## JK
Design Cinema, start of the top module:
module Cinema(input [17:0]SW, input clk, input rst, output reg [17:0]LEDR , input [3:0]KEY, output [7:0]HEX0,
			  output [7:0]HEX4, output [7:0]HEX5, output [7:0]HEX6, output [7:0]HEX7, output [7:0]HEX1, output [7:0]HEX2, output [7:0]HEX3);
Settings: LEC_CHECK=0, ABC_AREA=1, CAP_MARGIN=20, CORE_MARGIN=2, CORE_UTILIZATION=70, CTS_CLUSTER_DIAMETER=326, CTS_CLUSTER_SIZE=100, HOLD_SLACK_MARGIN=0.27, PLACE_DENSITY_LB_ADDON=0.29, SLEW_MARGIN=20, TNS_END_PERCENT=10; clock period 20.0 ns.
run.sh (not shown) runs the stock make flow with config.mk's settings and CLKGATE_MAP_FILE=.
Relative to JK, the following input files were edited for MS:
- CORE_UTILIZATION: 70 -> 71
- CORE_ASPECT_RATIO: unset -> 0.5
==> comparison <==
Of JK and MS, the lower global-route usage belongs to MS. MS ended with less number of standard cells in the layout, taps in and fillers out than JK. Against JK as the reference, MS delivers a higher biggest fanout along the worst timing path. MS against JK: sequential share of layout area level, number of port buffers flat, violation count after the first detailed-routing iteration level. Taking JK as the reference, in MS post-route minimum period -0.18 ns, row count -about 30%.
### MS -> AL
- changing CORE_UTILIZATION from 71 to 43
- removing CORE_ASPECT_RATIO (formerly 0.5)
- removing TNS_END_PERCENT (formerly 10)
- removing CTS_CLUSTER_SIZE (formerly 100)
- removing CTS_CLUSTER_DIAMETER (formerly 326)
- removing HOLD_SLACK_MARGIN (formerly 0.27)
- removing ABC_AREA (formerly 1)
- removing PLACE_DENSITY_LB_ADDON (formerly 0.29)
- changing the clock period (ns, I/O delays scaled along) from 20.0 to 14.2
Findings:
- Summary of MS and AL: one run falls short of a clean finish, namely AL.
- Although it ran to completion, AL produced a layout that fails the final checks because of negative setup slack.
- Compared with MS, in AL non-clock buffer share of cell area now larger; met2 wire length now larger; worst-margin pin slew now smaller.
- Depth of the critical timing path with buffers and inverters included on AL is down relative to MS.
- Summary — setup slack of the worst register-to-register path, AL relative to MS: lower, by 6.61 ns.
- Going from MS to AL, layout clock buffer count down 1.

* * *

Starting RTL as in the previous note.
Settings: LEC_CHECK=0, ABC_AREA=0, CAP_MARGIN=0, CELL_PAD_IN_SITES_GLOBAL_PLACEMENT=0, CORE_MARGIN=2, CORE_UTILIZATION=72, CTS_CLUSTER_DIAMETER=52, HOLD_SLACK_MARGIN=-0.08, MAX_ROUTING_LAYER=met4, PLACE_DENSITY=0.35, SETUP_SLACK_MARGIN=3.99, SLEW_MARGIN=20, TNS_END_PERCENT=80; clock period 13.6 ns.
The first run finished but fails on setup timing.
Rerun with:
- CTS_CLUSTER_DIAMETER: 52 -> 32
- CTS_CLUSTER_SIZE: default -> 33
- HOLD_SLACK_MARGIN: -0.08 -> default
- MAX_ROUTING_LAYER: met4 -> met5
- PLACE_DENSITY: 0.35 -> 0.4
- SETUP_SLACK_MARGIN: 3.99 -> default
- clock period: 13.6 -> 10.1 ns (I/O delays scaled with it)
=> The new run completed and failed the layout checks on setup timing. Final cell count rises by 1.7%. Worst hold slack is worse by 6.8 ps. Final area rises by about 3.5%. Wire length rises by about 14%. Core utilization rises by 3.0 points. Register-to-register slack is worse by 3900 ps. Die area does not change. Clock-buffer cell count rises by 1. Non-clock buffer count rises by 47.
Rerun with:
- ABC_AREA: 0 -> default
- CAP_MARGIN: 0 -> 20
- CELL_PAD_IN_SITES_GLOBAL_PLACEMENT: 0 -> default
- CORE_UTILIZATION: 72 -> 40
- CTS_CLUSTER_DIAMETER: 32 -> default
- CTS_CLUSTER_SIZE: 33 -> default
- MAX_ROUTING_LAYER: met5 -> default
- PLACE_DENSITY: 0.4 -> default
- TNS_END_PERCENT: 80 -> default
- clock period: 10.1 -> 19.2 ns (I/O delays scaled with it)
What happened: This time the run produced a clean layout. Setup slack improved by 6500 ps. Clock-buffer cell count shrinks by 1. Via count shrinks by 17%. Cell area shrinks by 9.5%. Routed wire length shrinks by 24%. Non-clock buffer count shrinks by 189.
Rerun with:
- ABC_AREA: default -> 1
- CORE_UTILIZATION: 40 -> 68
- CTS_CLUSTER_DIAMETER: default -> 375
- CTS_CLUSTER_SIZE: default -> 98
- PLACE_DENSITY: default -> 0.38
- clock period: 19.2 -> 10.8 ns (I/O delays scaled with it)
=> The changed run stopped in global routing (5_1_grt) (GRT-0232); area after synthesis decreases by a few percent; die area decreases by well over a third; synthesized cell count increases by roughly a tenth.
Rerun with:
- ABC_AREA: 1 -> default
- CORE_UTILIZATION: 68 -> 72
- CTS_CLUSTER_DIAMETER: 375 -> default
- CTS_CLUSTER_SIZE: 98 -> default
- PLACE_DENSITY: 0.38 -> default
- PLACE_DENSITY_LB_ADDON: default -> 0.01
- clock period: 10.8 -> 14.3 ns (I/O delays scaled with it)
The changed run reached the layout checks and failed them: setup timing.
Synthesized area came out higher by a few percent.
Die size came out lower by a few percent.
Synthesized cell count is lower by roughly a tenth.
Rerun with:
- ABC_AREA: default -> 1
- CTS_CLUSTER_DIAMETER: default -> 170
- CTS_CLUSTER_SIZE: default -> 98
- PLACE_DENSITY_LB_ADDON: 0.01 -> default
- clock period: 14.3 -> 13.0 ns (I/O delays scaled with it)
After rerunning:
- Now the flow never finished: it broke off in global routing (5_1_grt)
- die area went down by 2.6%
- synthesized cell count came out higher by 11%
- area after synthesis goes down by 2.7%
